Design Lorenz3D, start of the top module:
module Lorenz3D(
    clk,
    rst,
    seed_x,
    seed_y,
    seed_z,
    pinX,
    pinY,
    pinZ,
	serial_data,
    x,
    y,
    z
    );
	input wire clk;
    input wire rst;
    input wire [31:0] seed_x;
    input wire [31:0] seed_y;
    input wire [31:0] seed_z;
    output wire pinX;
    output wire pinY;
    output wire pinZ;
    output wire serial_data;
    output wire [31:0] x;
    output wire [31:0] y;
    output wire [31:0] z;
    reg [2:0] i;
    wire [7:0] inputdata;
    wire       done_bit;
    reg        start;
    wire       active;
    wire       out_serial;
    reg        triger;
    reg [3:0] count;
	wire signed [31:0] xm , ym , zm;
	wire signed [31:0] scale = {7'b0001001 , 25'b0000001111010111000010100};
	reg [31:0] key; 
	reg [2:0]  i_n;
	reg        start_n;
	reg        triger_n;
	reg [31:0] key_n;
	wire slowclock;
	wire slowclock_rise;
	Slowclock clock ( .clk(clk), .rst(rst), .slowclock(slowclock), .slowclock_rise(slowclock_rise));
    Lorenz  L1(
     .clk(clk),
     .rst(rst),
     .en(slowclock_rise),
     .seed_x(seed_x),
     .seed_y(seed_y),
     .seed_z(seed_z),
     .x(x),
     .y(y),
     .z(z)
    );
	UART_Tx1  #(435) U1 ( .clk(clk), .rst(rst), .Tx_s(start), .Tx_Data(inputdata), .Tx_Active(active),  .Tx_serial_out(out_serial), .Tx_Done(done_bit));
	always@(posedge clk)
    begin
        i_n = i;
        start_n = start;
        triger_n = triger;
        key_n = key;
        if(done_bit == 1'b1)
        begin
            i_n = i_n + 1;
        end
        if( i_n == 3'b000 && triger_n == 1'b1)
        begin
            key_n = x;            
            start_n = 1;
            triger_n = 0;
        end
        if(i_n == 3'b100)
        begin
            i_n = 0;
            triger_n = 1;
        end
        if (rst)
        begin
            i <= 0;
            start <= 0;
            triger <= 1;
        end
        else
        begin
  ...
Size in the first run: ~240 flip-flops, about 77,000 µm² of cells after synthesis.
make LEC_CHECK=0 CAP_MARGIN=40 CORE_MARGIN=2 CORE_UTILIZATION=72 CTS_CLUSTER_SIZE=25 HOLD_SLACK_MARGIN=0.3 MAX_ROUTING_LAYER=met4 PLACE_DENSITY=0.91 SETUP_SLACK_MARGIN=0.07 SLEW_MARGIN=10 TNS_END_PERCENT=60 finish   # period 11.1 ns
run.sh (not shown) runs the stock make flow with config.mk's settings and CLKGATE_MAP_FILE=.
The first run completed, yet does not pass: negative setup slack.
Then changed:
CAP_MARGIN = 0   (was 40)
PLACE_DENSITY = default   (was 0.91)
SETUP_SLACK_MARGIN = 1.47   (was 0.07)
Outcome: The changed run ran to the end with violations: negative setup slack; critical path depth went up by 3; maximum frequency went up slightly; cell area went up by a few percent; via count went up slightly; wire length went up by a few percent; final cell count went up slightly; non-clock buffer count went up by 142; global-route usage went up by 0.42 points; die size does not change.
Then changed:
CAP_MARGIN = 20   (was 0)
CTS_CLUSTER_SIZE = 21   (was 25)
HOLD_SLACK_MARGIN = default   (was 0.3)
SETUP_SLACK_MARGIN = default   (was 1.47)
SLEW_MARGIN = 20   (was 10)
TNS_END_PERCENT = default   (was 60)
clock period = 11.2 ns   (was 11.1 ns; I/O delays follow)
The new run completed, yet does not pass: negative setup slack.
Routed wire length came out lower by 5.4%.
Critical path depth came out lower by 4.
Final area came out lower by 3.1%.
Hold slack loses 0.021 ns.
Count of clock-buffer cells in the layout came out higher by 2.
Via count came out lower by about 3%.
Then changed:
CORE_UTILIZATION = 57   (was 72)
CTS_CLUSTER_SIZE = default   (was 21)
MAX_ROUTING_LAYER = default   (was met4)
SETUP_SLACK_MARGIN = 3.75   (was default)
clock period = 14.0 ns   (was 11.2 ns; I/O delays follow)
What happened: Now the flow produced a clean layout; register-to-register slack improves by 2.8 ns; worst setup slack is better by 2.8 ns; synthesized cell count is unchanged; count of clock-buffer cells in the layout decreases by 3; wire length is higher by 7.8%; via count went down by 3.0%.

The RTL this note starts from:
==> flow/design.v <==
`timescale 1ns / 1ps
module signed_mult(a , b , out);
    output [31:0] out;
    input signed [31:0] a;
    input signed [31:0] b;
    wire signed [63:0] mult_out;
    assign mult_out = a*b;
    assign out  = {mult_out[63] , mult_out[55:25]};
endmodule
`timescale 1ns / 1ps
module Lorenz(clk , rst , en , seed_x , seed_y , seed_z , x , y , z);
    wire signed [31:0] sigma = {7'b0001010 , 25'b0};  
    wire signed [31:0] beta = {7'b0000010 , 25'b1010101010101010101010101};  
    wire signed [31:0] rho = {7'b0011100 , 25'b0};  
    wire signed [31:0] scale = {7'b0000001 , 20'b10000000001010101010};
    wire signed [31:0] dt = {7'b0 , 20'b00000001000000000000};
    parameter signed [31:0] xo = {7'b1000001 , 25'b0};  
    parameter signed [31:0] yo = {7'b0 , 25'b0001100110011001100110011};  
    parameter signed [31:0] zo = {7'b0011001 , 25'b0};  
    input wire clk;
    input wire rst;
    input wire en;
    input wire signed [31:0] seed_x;
    input wire signed [31:0] seed_y;
    input wire signed [31:0] seed_z;
    output reg signed [31:0] x;
    output reg signed [31:0] y;
    output reg signed [31:0] z;
    reg signed [26:0] dx;
    reg signed [26:0] dy;
    reg signed [26:0] dz;
    wire signed [31:0] m1 , m2 , m3 , m4 , m5 , m6 , m7 , m8 , m9;
    signed_mult sm1 (.a(m1) , .b(sigma) , .out(m2));
    signed_mult sm2 (.a(m3) , .b(m4) , .out(m5));
    signed_mult sm3 (.a(m3) , .b(y) , .out(m6));
    signed_mult sm4 (.a(m7) , .b(beta) , .out(m8));
    assign m1 = (y - x) >>> 8;
    assign m3 = x >>> 8;
    assign m4 = rho - z;
    assign m7 = z >>> 8;
    assign m9 = (y >>> 8);
    always@(posedge clk)
    begin
        if (rst)
        begin
            x <= seed_x;
            y <= seed_y;
            z <= seed_z;
        end
        else if (en)
        begin
            x <= x + m2;
            y <= y + m5 - m9;
            z <= z + m6 - m8;
        end
    end
endmodule
`timescale 1ns / 1ps
module Slowclock(
    input clk,
    input rst,
    output slowclock,
    output slowclock_rise
    );
    reg [25:0] counter;
    reg clockout;
    always@(posedge clk)
    begin
        if (rst)
        begin
            counter <= 0;
            clockout <= 0;
        end
        else if( counter == 1)
        begin
            clockout <= !clockout;        
            counter <= 0;
        end
        else
            counter <= counter + 1;
    end
    assign slowclock = clockout;
    assign slowclock_rise = (counter == 1) && !clockout;
endmodule
`timescale 1ns / 1ps
module UART_Tx1
    #(parameter CLKS_PER_BIT = 435)
    (
        input clk,
        input rst,
        input Tx_s,
        input [7:0] Tx_Data,
        output Tx_Active,
        output reg Tx_serial_out,
        output Tx_Done
    );
    localparam TX_IDLE = 3'b000;
    localparam TX_START_BIT = 3'b001;
    localparam TX_DATA_SEND = 3'b010;
    localparam TX_STOP = 3'b011;
    localparam TX_CLEAN = 3'b100;
    reg [2:0] MAIN_STATE;
    reg [9:0] clk_count;
    reg [2:0] Bit_Index;
    reg [7:0] Send_Data;
    reg       Done;
    reg       Active;
    always@(posedge clk)
    begin
        if (rst)
        begin
            MAIN_STATE <= TX_IDLE;
            clk_count <= 0;
            Bit_Index <= 0;
            Send_Data <= 0;
            Done <= 1'b0;
            Active <= 1'b0;
            Tx_serial_out <= 1'b1;
        end
        else
        case(MAIN_STATE)
            TX_IDLE:
                begin
                    Tx_serial_out <= 1'b1;
                    Done <= 1'b0;
                    clk_count <= 1'b0;
                    Bit_Index <= 1'b0;
                    if(Tx_s == 1'b1)
                        begin
                            Active <= 1'b1;
                            Send_Data <= Tx_Data;
                            MAIN_STATE <= TX_START_BIT;
                        end
                     else
                        MAIN_STATE <= TX_IDLE;
                end
            TX_START_BIT:
                begin
                    Tx_serial_out <= 1'b0;
                    if(clk_count < CLKS_PER_BIT - 1)
                        begin
                            clk_count <= clk_count + 1;
                            MAIN_STATE <= TX_START_BIT;
                        end
                    else
                        begin    
                            clk_count <= 1'b0;
                            MAIN_STATE <= TX_DATA_SEND;
                        end
                end       
            TX_DATA_SEND:
                begin
                    Tx_serial_out <= Send_Data[Bit_Index];
                    if(clk_count < CLKS_PER_BIT - 1)
                        begin
                            clk_count <= clk_count + 1;
                            MAIN_STATE <= TX_DATA_SEND;
                        end
                    else
                        begin
                            clk_count <= 1'b0;
                            if(Bit_Index < 7)
                                begin
                                    Bit_Index <= Bit_Index + 1;
                                    MAIN_STATE <= TX_DATA_SEND;
                                end
                            else
                                begin
                                    Bit_Index <= 1'b0;
                                    MAIN_STATE <= TX_STOP;
                                end
                        end
                end
            TX_STOP:
                begin
                    Tx_serial_out <= 1'b1;
                    if(clk_count < CLKS_PER_BIT - 1)
                        begin
                            clk_count <= clk_count + 1;
                            MAIN_STATE <= TX_STOP;
                        end
                    else
                        begin
                            Done <= 1'b1;
                            clk_count <= 1'b0;
                            MAIN_STATE <= TX_CLEAN;
                            Active <= 1'b0;
                        end    
                end
            TX_CLEAN:
                begin
                    Done <= 1'b1;
                    MAIN_STATE <= TX_IDLE;
                end
            default:
                MAIN_STATE <= TX_IDLE;    
        endcase
    end
    assign Tx_Active = Active;
    assign Tx_Done = Done;
endmodule
`timescale 1ns / 1ps
module delta_sigma_dac(clk, rst, PWM_in, PWM_out);
input wire clk;
input wire rst;
input wire [15:0] PWM_in;
output reg PWM_out;
reg [16:0] PWM_accumulator;
wire [16:0] PWM_sum = PWM_accumulator + PWM_in;
always @(posedge clk) 
begin
     if (rst)
     begin
          PWM_accumulator <= 0;
          PWM_out <= 0;
     end
     else
     begin
          PWM_out <= PWM_sum[16];
          PWM_accumulator <= {1'b0, PWM_sum[15:0]};
     end
end 
endmodule
`timescale 1ns / 1ps
module Lorenz3D(
    clk,
    rst,
    seed_x,
    seed_y,
    seed_z,
    pinX,
    pinY,
    pinZ,
	serial_data,
    x,
    y,
    z
    );
	input wire clk;
    input wire rst;
    input wire [31:0] seed_x;
    input wire [31:0] seed_y;
    input wire [31:0] seed_z;
    output wire pinX;
    output wire pinY;
    output wire pinZ;
    output wire serial_data;
    output wire [31:0] x;
    output wire [31:0] y;
    output wire [31:0] z;
    reg [2:0] i;
    wire [7:0] inputdata;
    wire       done_bit;
    reg        start;
    wire       active;
    wire       out_serial;
    reg        triger;
    reg [3:0] count;
	wire signed [31:0] xm , ym , zm;
	wire signed [31:0] scale = {7'b0001001 , 25'b0000001111010111000010100};
	reg [31:0] key; 
	reg [2:0]  i_n;
	reg        start_n;
	reg        triger_n;
	reg [31:0] key_n;
	wire slowclock;
	wire slowclock_rise;
	Slowclock clock ( .clk(clk), .rst(rst), .slowclock(slowclock), .slowclock_rise(slowclock_rise));
    Lorenz  L1(
     .clk(clk),
     .rst(rst),
     .en(slowclock_rise),
     .seed_x(seed_x),
     .seed_y(seed_y),
     .seed_z(seed_z),
     .x(x),
     .y(y),
     .z(z)
    );
	UART_Tx1  #(435) U1 ( .clk(clk), .rst(rst), .Tx_s(start), .Tx_Data(inputdata), .Tx_Active(active),  .Tx_serial_out(out_serial), .Tx_Done(done_bit));
	always@(posedge clk)
    begin
        i_n = i;
        start_n = start;
        triger_n = triger;
        key_n = key;
        if(done_bit == 1'b1)
        begin
            i_n = i_n + 1;
        end
        if( i_n == 3'b000 && triger_n == 1'b1)
        begin
            key_n = x;            
            start_n = 1;
            triger_n = 0;
        end
        if(i_n == 3'b100)
        begin
            i_n = 0;
            triger_n = 1;
        end
        if (rst)
        begin
            i <= 0;
            start <= 0;
            triger <= 1;
        end
        else
        begin
            i <= i_n;
            start <= start_n;
            triger <= triger_n;
            key <= key_n;
        end
    end
	delta_sigma_dac d1 (.clk(clk), .rst(rst), .PWM_in(x[31:9]), .PWM_out(pinX));
    delta_sigma_dac d2 (.clk(clk), .rst(rst), .PWM_in(y[31:9]), .PWM_out(pinY));
	delta_sigma_dac d3 (.clk(clk), .rst(rst), .PWM_in(z[31:9]), .PWM_out(pinZ));
	signed_mult sm1 (.a(x) , .b(scale) , .out(xm));
	signed_mult sm2 (.a(y) , .b(scale) , .out(ym));
	signed_mult sm3 (.a(z) , .b(scale) , .out(zm));
	assign serial_data = out_serial;
    assign inputdata = key[((i + 1) * 8 - 1) -: 8];
endmodule
clock: 11.5 ns
lec_check: 0
cap_margin: 20
cell_pad_in_sites_global_placement: 0
core_margin: 2
core_utilization: 72
cts_cluster_size: 80
gpl_timing_driven: 1
place_density_lb_addon: 0.01
setup_slack_margin: 3.31
slew_margin: 20
tns_end_percent: 65
The starting point completed, yet does not pass: setup timing.
Rerun with:
CELL_PAD_IN_SITES_GLOBAL_PLACEMENT = unset   (was 0)
CORE_UTILIZATION = 66   (was 72)
CTS_CLUSTER_DIAMETER = 41   (was unset)
CTS_CLUSTER_SIZE = 39   (was 80)
GPL_TIMING_DRIVEN = unset   (was 1)
PLACE_DENSITY_LB_ADDON = unset   (was 0.01)
SETUP_SLACK_MARGIN = unset   (was 3.31)
TNS_END_PERCENT = unset   (was 65)
clock period = 13.2 ns   (was 11.5 ns; I/O delays follow)
=> This time the run completed with no timing, DRC or antenna violations. Cell count decreases by 0.97%. Routed wire length is lower by 1.7%. Global-route usage fell by 3.8 points. Synthesized cell count stays the same. Non-clock buffer count drops by 245. Synthesized area stays the same. Worst setup slack is better by 0.72 ns. Design area shrinks by 3.9%.
Rerun with:
CORE_UTILIZATION = 70   (was 66)
CTS_CLUSTER_DIAMETER = unset   (was 41)
CTS_CLUSTER_SIZE = unset   (was 39)
MAX_ROUTING_LAYER = met4   (was unset)
clock period = 9.5 ns   (was 13.2 ns; I/O delays follow)
This time the run produced a layout that fails on setup timing.
Worst hold slack improved by 0.038 ns.
Utilization climbs by 13 points.
Synthesized area does not change.
Die area drops by 5.6%.
Via count climbs by 9.8%.
Worst setup slack got worse by 2.5 ns.
Rerun with:
CTS_CLUSTER_SIZE = 14   (was unset)
SETUP_SLACK_MARGIN = 3.75   (was unset)
clock period = 14.0 ns   (was 9.5 ns; I/O delays follow)
This time the run finished clean.
Die area is unchanged.
Synthesized area does not change.
Worst setup slack gets better by 4.2 ns.
Cell count fell by a few percent.
Routed wire length fell by a few percent.
Clock skew rose by 0.029 ns.
Non-clock buffer count fell by 697.
Clock-buffer cell count rose by 3.
Maximum frequency fell by a few percent.
Rerun with:
CTS_CLUSTER_SIZE = unset   (was 14)
HOLD_SLACK_MARGIN = 0.27   (was unset)
SETUP_SLACK_MARGIN = 1.55   (was 3.75)
TNS_END_PERCENT = 70   (was unset)
clock period = 9.5 ns   (was 14.0 ns; I/O delays follow)
This time the run ran to the end with violations: setup timing; synthesized area does not change; non-clock buffer count rose by 728; utilization rose by 5.4 points.
Rerun with:
CORE_UTILIZATION = 40   (was 70)
HOLD_SLACK_MARGIN = unset   (was 0.27)
MAX_ROUTING_LAYER = unset   (was met4)
SETUP_SLACK_MARGIN = unset   (was 1.55)
TNS_END_PERCENT = unset   (was 70)
clock period = 14.1 ns   (was 9.5 ns; I/O delays follow)
Result: With this change the flow completed with no timing, DRC or antenna violations; sequential share of layout area came out higher by 0.76 points; cell area came out lower by 10%; count of clock-buffer cells in the layout came out lower by 7; fmax came out lower by 14%; sequential cell count is unchanged; setup slack is better by 2.7 ns; global-route usage came out lower by 25 points; hold slack stays flat; first-iteration DRC count came out lower by about 30%.
